## oak
// compl_mul
module compl_mul(
   input logic clk_i, 
   input logic srst_i,
   input logic signed [17:0]data_a_i_i,   
   input logic signed [17:0]data_a_q_i,   
   input logic signed [17:0]data_b_i_i,   
   input logic signed [17:0]data_b_q_i,   
   output  logic signed  [36:0]data_i_o,    
   output  logic signed [36:0]data_q_o     
   );
==> flow/config.mk <==
export PLATFORM = sky130hd
export DESIGN_NAME = compl_mul
export DESIGN_NICKNAME = compl_mul
export VERILOG_FILES = /design/flow/design.v
export SDC_FILE = /design/flow/constraint.sdc
export NUM_CORES = 4
export LEC_CHECK = 0
export CAP_MARGIN = 20
export CORE_MARGIN = 2
export CORE_UTILIZATION = 70
export CTS_CLUSTER_SIZE = 37
export MAX_ROUTING_LAYER = met4
export SETUP_SLACK_MARGIN = 1.81
export SLEW_MARGIN = 20
==> flow/constraint.sdc <==
create_clock -name core_clock -period 7.28 [get_ports {clk_i}]
set_input_delay 1.4560 -clock core_clock [delete_from_list [all_inputs] [get_ports {clk_i}]]
set_output_delay 1.4560 -clock core_clock [all_outputs]
set_load 0.01 [all_outputs]
run.sh (not shown) runs the stock make flow with config.mk's settings and CLKGATE_MAP_FILE=.
The flow completed for oak, but it is not clean: the layout still shows negative setup slack.
Inputs modified between oak and pine:
Settings: SETUP_SLACK_MARGIN: 1.81 -> unset; CAP_MARGIN: 20 -> 15; the clock period (ns, I/O delays scaled along): 7.28 -> 7.4.
- Tool error GRT-0232 stopped pine during 5_1_grt; no final results.
- Every stage of oak finished as expected; the final checks, on the other hand, flagged negative setup slack, which means the layout fails.
- Changes observed in pine relative to oak: CTS sink count flat, average cell area after synthesis flat, number of buffers inserted during clock tree synthesis flat, number of distinct library cells after synthesis flat.
- Changes observed in pine relative to oak: number of cell instances after yosys synthesis shows no meaningful change; detailed-placement wirelength estimate shows an increase of 7.1%.
Input changes introduced in birch (baseline for comparison: pine):
Settings: CAP_MARGIN changed from 15 to 20; MAX_ROUTING_LAYER removed (was met4); CORE_UTILIZATION changed from 70 to 25; CTS_CLUSTER_SIZE removed (was 37); the clock period (ns, I/O delays scaled along) changed from 7.4 to 11.8.
[summary]
pine did not finish: a tool error stopped it during 5_1_grt.
birch ran to completion and came out clean on the timing, DRC and antenna checks.
Number of clock buffers inserted by TritonCTS: birch vs pine identical
Floorplan die height up 180 um in birch wrt pine
Pre-CTS setup slack was lower in pine than in birch.
Re H-tree level count: no difference whatsoever between birch and pine.
Pre-placement core utilization in birch vs pine: down 46 points
Row cell resize tally after clock tree synthesis: birch lower / pine higher
[birch] number of rows created at floorplan rose 67 relative to pine
--- input diff birch..maple ---
Settings: SETUP_SLACK_MARGIN: unset -> 2.84; CORE_UTILIZATION: 25 -> 66; the clock period (ns, I/O delays scaled along): 11.8 -> 11.1.
--- outcome ---
- On utilization, the lower figure sits with birch, not maple.
- maple reports a lower worst hold slack than birch does.
- From birch to maple the numbers moved as follows: die outline area now smaller, number of clock buffers in the layout decreased by 2 relative to the old numbers.

========
compl_mul again, from the RTL that the note above started with.
clock: 13.3 ns
lec_check: 0
cap_margin: 20
cell_pad_in_sites_detail_placement: 0
cell_pad_in_sites_global_placement: 3
core_margin: 2
core_utilization: 42
cts_cluster_diameter: 194
cts_cluster_size: 73
gpl_timing_driven: 0
place_density_lb_addon: 0.29
slew_margin: 20
tns_end_percent: 25
The baseline went through all stages and came out clean.
Change:
- CELL_PAD_IN_SITES_DETAIL_PLACEMENT: 0 -> unset
- CELL_PAD_IN_SITES_GLOBAL_PLACEMENT: 3 -> unset
- CORE_UTILIZATION: 42 -> 40
- CTS_CLUSTER_DIAMETER: 194 -> unset
- CTS_CLUSTER_SIZE: 73 -> unset
- GPL_TIMING_DRIVEN: 0 -> unset
- PLACE_DENSITY_LB_ADDON: 0.29 -> unset
- TNS_END_PERCENT: 25 -> unset
- clock period: 13.3 -> 11.8 ns (I/O delays scaled with it)
Wire length falls by 46%; synthesized cell count is unchanged; via count falls by 11%.
Change:
- ABC_AREA: unset -> 1
- CORE_UTILIZATION: 40 -> 54
- CTS_CLUSTER_DIAMETER: unset -> 385
- CTS_CLUSTER_SIZE: unset -> 99
- clock period: 11.8 -> 9.57 ns (I/O delays scaled with it)
- wire length goes up by about 30%
- synthesized cell count rises by about 20%
- area after synthesis is higher by about 4.6%
Change:
- ABC_AREA: 1 -> unset
- CORE_UTILIZATION: 54 -> 40
- CTS_CLUSTER_DIAMETER: 385 -> unset
- CTS_CLUSTER_SIZE: 99 -> unset
- clock period: 9.57 -> 16.0 ns (I/O delays scaled with it)
What happened:
- The changed run went through all stages and came out clean
- routed wire length went down by 26%
- cell area went down by 5.2%
- setup slack is better by 4000 ps

========
compl_mul again, from the RTL that the note above started with.
Settings: LEC_CHECK=0, CAP_MARGIN=20, CELL_PAD_IN_SITES_DETAIL_PLACEMENT=0, CELL_PAD_IN_SITES_GLOBAL_PLACEMENT=0, CORE_MARGIN=2, CORE_UTILIZATION=70, CTS_CLUSTER_DIAMETER=194, GPL_TIMING_DRIVEN=1, SETUP_SLACK_MARGIN=0.58, SLEW_MARGIN=20; clock period 7.72 ns.
The starting point reached the layout checks and failed them: negative setup slack.
Next try:
ABC_AREA = 1   (was unset)
CORE_UTILIZATION = 71   (was 70)
CTS_CLUSTER_DIAMETER = 60   (was 194)
PLACE_DENSITY_LB_ADDON = 0.29   (was unset)
clock period = 5.7 ns   (was 7.72 ns; I/O delays follow)
Effect:
- This time the run aborted during global routing (5_1_grt)
- die size rises by 3.0%
- synthesized cell count is higher by 20%
- area after synthesis is higher by 4.6%
Next try:
ABC_AREA = unset   (was 1)
CORE_UTILIZATION = 65   (was 71)
CTS_CLUSTER_DIAMETER = 194   (was 60)
GPL_TIMING_DRIVEN = 0   (was 1)
PLACE_DENSITY_LB_ADDON = unset   (was 0.29)
clock period = 9.89 ns   (was 5.7 ns; I/O delays follow)
What happened: Now the flow finished with timing, DRC and antenna clean. Synthesized area drops by 4.4%. Die size went up by 4.4%. Synthesized cell count falls by 17%.
Next try:
CORE_UTILIZATION = 72   (was 65)
GPL_TIMING_DRIVEN = 1   (was 0)
SETUP_SLACK_MARGIN = -0.38   (was 0.58)
clock period = 7.72 ns   (was 9.89 ns; I/O delays follow)
After rerunning: Now the flow ran to the end with violations: negative setup slack; global-route usage shrinks by 6.6 points; setup slack got worse by 1.4 ns; via count is higher by 1.7%; non-clock buffer count goes up by 503.
Next try:
CELL_PAD_IN_SITES_DETAIL_PLACEMENT = unset   (was 0)
CELL_PAD_IN_SITES_GLOBAL_PLACEMENT = unset   (was 0)
CTS_CLUSTER_DIAMETER = unset   (was 194)
GPL_TIMING_DRIVEN = unset   (was 1)
MAX_ROUTING_LAYER = met4   (was unset)
PLACE_DENSITY_LB_ADDON = 0.25   (was unset)
SETUP_SLACK_MARGIN = unset   (was -0.38)
clock period = 7.97 ns   (was 7.72 ns; I/O delays follow)
What happened: The new run ended with an error in global routing (5_1_grt) (GRT-0232). Synthesized cell count does not change. Area after synthesis stays the same. Die area stays the same.
Next try:
ABC_AREA = 1   (was unset)
CORE_UTILIZATION = 44   (was 72)
MAX_ROUTING_LAYER = unset   (was met4)
PLACE_DENSITY_LB_ADDON = unset   (was 0.25)
clock period = 9.57 ns   (was 7.97 ns; I/O delays follow)
With this change the flow finished with timing, DRC and antenna clean. Area after synthesis rises by 4.6%. Die area rises by 70%. Synthesized cell count rises by 20%.

========
## run 1
compl_mul again, from the RTL that the note above started with.
clock: 16.0 ns
lec_check: 0
abc_area: 0
cap_margin: 20
cell_pad_in_sites_global_placement: 1
core_aspect_ratio: 1.27
core_margin: 2
core_utilization: 60
cts_cluster_diameter: 377
cts_cluster_size: 97
slew_margin: 20
tns_end_percent: 20
Input-level comparison between run 2 and run 1:
Settings: swapping 20 for 40 in CAP_MARGIN; clearing CTS_CLUSTER_DIAMETER, which used to be 377; swapping 60 for 47 in CORE_UTILIZATION; putting GPL_ROUTABILITY_DRIVEN at 0 where nothing was set; putting SETUP_SLACK_MARGIN at 3.98 where nothing was set; putting GPL_TIMING_DRIVEN at 0 where nothing was set; putting CELL_PAD_IN_SITES_DETAIL_PLACEMENT at 2 where nothing was set; clearing TNS_END_PERCENT, which used to be 20; putting PLACE_DENSITY_LB_ADDON at 0.13 where nothing was set; swapping 2 for 8 in CORE_MARGIN; swapping 1.27 for 0.63 in CORE_ASPECT_RATIO; clearing ABC_AREA, which used to be 0; swapping 97 for 59 in CTS_CLUSTER_SIZE; clearing CELL_PAD_IN_SITES_GLOBAL_PLACEMENT, which used to be 1; putting MAX_ROUTING_LAYER at met4 where nothing was set.
## What came out
- Run 1 -> run 2: number of top-level design ports delta 0, exact match
- Taking run 1 as 1.0, run 2 lands at 0.834 on die height.
- The buffer count from post-CTS setup fixing of run 2 is higher than that of run 1.
- The final reports for run 2 and run 1 show worst setup timing slack at the placement stage lower in the former.
- Stage in which a tool error killed run 2: 5_1_grt.
- Die size delta for run 2 relative to run 1: 32000 sq um higher
- Diff run 1..run 2 | post-synthesis area per instance | negligible
--- input diff run 2..run 3 ---
Settings: CORE_MARGIN now 2, was 8; CAP_MARGIN now 20, was 40; CORE_ASPECT_RATIO no longer set, was 0.63; SETUP_SLACK_MARGIN no longer set, was 3.98; PLACE_DENSITY_LB_ADDON no longer set, was 0.13; GPL_TIMING_DRIVEN no longer set, was 0; CORE_UTILIZATION now 70, was 47; CELL_PAD_IN_SITES_DETAIL_PLACEMENT no longer set, was 2; GPL_ROUTABILITY_DRIVEN no longer set, was 0; CTS_CLUSTER_SIZE now 37, was 59; the clock period (ns, I/O delays scaled along) now 8.0, was 16.0.
### Flow results
Run 2: it failed with a tool error in 5_1_grt, so there are no final results. Run 3 ran in full, but the layout does not pass; the checks complain about negative setup slack. Comparing run 2 against run 3, there is no change at all in deepest clock path buffer count. From run 2 to run 3 the numbers moved as follows: die size shows a reduction of about 37%, synthesized area shows no meaningful change, placeable core region shows a reduction of 36000 sq um. Between run 2 and run 3, the placed instance count is higher for run 2. Run 3 — placed cell area about 5% higher, run 2 as reference. Comparing run 2 against run 3, there is no change at all in synthesized instance count. Of run 3 and run 2, it is run 3 that has the lower placement-stage worst setup slack.
The following lists how run 4 was set up differently from run 3:
Settings: removing MAX_ROUTING_LAYER (formerly met4); changing the clock period (ns, I/O delays scaled along) from 8.0 to 7.28.
Notes after the runs:
- Run 4: complete, dirty (negative setup slack)
- Run 4 against run 3: leftover overflow at the end of global routing comparable, critical path depth went up.
Input changes introduced in run 5 (baseline for comparison: run 4):
Settings: CAP_MARGIN now 10, was 20; CORE_UTILIZATION now 40, was 70; CTS_CLUSTER_SIZE no longer set, was 37; ABC_AREA now 1, previously not set; the clock period (ns, I/O delays scaled along) now 16.0, was 7.28.
==> comparison <==
- In summary, run 5 completed successfully, with a layout that passed the timing, DRC and antenna checks.
- Wire length, run 5 vs run 4: down by more than 10%
- Of run 4 and run 5, run 4 shows the lower cell count, with run 5 above it.
- Looking at number of signal-net buffers in the layout, run 5 sits 876 below run 4.
- Run 5: number of global-route vias before repair 11% below run 4
- Run 5 ended up with data_a_q_i[17] as its startpoint of the most critical setup path; run 4 ended up with data_b_q_i[8].
- Run 5 vs run 4 — die size climbed by more than half
- Worst slew slack as a fraction of its limit, run 4 and run 5: higher on run 4
- Run 5 vs run 4 on final critical-path share of the clock period: run 5 is the lower one.
- Relative to run 4, the synthesized cell count of run 5 is higher by 1073.
Edits applied to the flow inputs when going from run 5 to run 6:
Settings: a deleted ABC_AREA that had been 1; a change of CORE_UTILIZATION from 40 to 66; a change of CAP_MARGIN from 10 to 20; a change of the clock period (ns, I/O delays scaled along) from 16.0 to 8.0.
==> comparison <==
- Run 5 was carried through to the last stage, and its layout satisfied the timing, DRC and antenna checks.
- Run 6 ran in full, but the layout does not pass; the checks complain about negative setup slack.
- Comparing run 5 and run 6, routed wire length is higher on run 5.
- Run 6 against run 5: design area up 11%; overall track demand over capacity in global routing up 15 points; first-iteration DRC count down 123; fraction of the cycle the final worst path needs up 33 points.
- Compared with run 5, synthesized area in run 6 decreased by a few percent.
- Compared with run 5, the detailed router inserted fewer vias in run 6.
- Post-route worst hold slack in run 6 is 2180 ps lower than in run 5
- Run 6: setup slack after layout 5060 ps below run 5

========
== build 8 ==
compl_mul again, from the RTL that the note above started with.
// compl_mul
module compl_mul(
   input logic clk_i, 
   input logic srst_i,
   input logic signed [17:0]data_a_i_i,   
   input logic signed [17:0]data_a_q_i,   
   input logic signed [17:0]data_b_i_i,   
   input logic signed [17:0]data_b_q_i,   
   output  logic signed  [36:0]data_i_o,    
   output  logic signed [36:0]data_q_o     
   );
make LEC_CHECK=0 CAP_MARGIN=30 CORE_MARGIN=2 CORE_UTILIZATION=72 CTS_CLUSTER_SIZE=37 MAX_ROUTING_LAYER=met4 PLACE_DENSITY=0.67 SLEW_MARGIN=20 finish   # period 8.0 ns
Stage in which a tool error killed build 8: global routing (5_1_grt).
diff inputs: build 8 => build 35
# build 8
export LEC_CHECK = 0
export CAP_MARGIN = 30
export CORE_MARGIN = 2
export CORE_UTILIZATION = 72
export CTS_CLUSTER_SIZE = 37
export MAX_ROUTING_LAYER = met4
export PLACE_DENSITY = 0.67
export SLEW_MARGIN = 20
create_clock -name core_clock -period 8.0 [get_ports {clk_i}]
# build 35
export LEC_CHECK = 0
export CAP_MARGIN = 35
export CORE_MARGIN = 2
export CORE_UTILIZATION = 72
export MAX_ROUTING_LAYER = met4
export SLEW_MARGIN = 20
create_clock -name core_clock -period 7.97 [get_ports {clk_i}]
- Build 35: it failed during global routing (5_1_grt), and the tool reported ODB-0269.
- Comparing build 35 against build 8, there is no change at all in post-synthesis adder-cell area fraction.
- Per the comparison of build 35 with build 8, number of rows created at floorplan flat, instance count of the mapped netlist flat.
--- input diff build 35..build 80 ---
# build 35
export LEC_CHECK = 0
export CAP_MARGIN = 35
export CORE_MARGIN = 2
export CORE_UTILIZATION = 72
export MAX_ROUTING_LAYER = met4
export SLEW_MARGIN = 20
create_clock -name core_clock -period 7.97 [get_ports {clk_i}]
# build 80
export LEC_CHECK = 0
export CAP_MARGIN = 40
export CORE_MARGIN = 2
export CORE_UTILIZATION = 69
export CTS_CLUSTER_DIAMETER = 375
export SLEW_MARGIN = 20
create_clock -name core_clock -period 7.97 [get_ports {clk_i}]
Notes after the runs:
From the logs: build 80 reached the end of the flow and failed the layout checks with setup timing. Routability-driven placement congestion ratio ended up 0.012 lower on build 80 than on build 35. Build 35 and build 80 ended up with roughly the same post-synthesis compound-gate area fraction. Delta (build 80 minus build 35): worst setup timing slack at the placement stage now sits higher, mux contribution to synthesized area level, synthesized area closely matched the old numbers. Between build 35 and build 80, the flow reports number of rows in the core area increasing by a few percent. Relative to build 35, the die size of build 80 is higher by 0.0031 mm². As far as Yosys chip area goes, build 80 and build 35 are indistinguishable; the numbers are identical.
Setup changes, build 80 to build 24
# build 80
export LEC_CHECK = 0
export CAP_MARGIN = 40
export CORE_MARGIN = 2
export CORE_UTILIZATION = 69
export CTS_CLUSTER_DIAMETER = 375
export SLEW_MARGIN = 20
create_clock -name core_clock -period 7.97 [get_ports {clk_i}]
# build 24
export LEC_CHECK = 0
export CAP_MARGIN = 40
export CORE_MARGIN = 2
export CORE_UTILIZATION = 47
export GPL_ROUTABILITY_DRIVEN = 0
export GPL_TIMING_DRIVEN = 0
export SETUP_SLACK_MARGIN = 3.98
export SLEW_MARGIN = 20
create_clock -name core_clock -period 16.0 [get_ports {clk_i}]
## What came out
From build 80 to build 24 the numbers moved as follows: non-clock buffering overhead in the final layout fell by 11 points.
Build 24 has completed all stages; timing, DRC and antenna checks passed.
The end-of-flow core utilization number comes out higher for build 80 vs build 24.
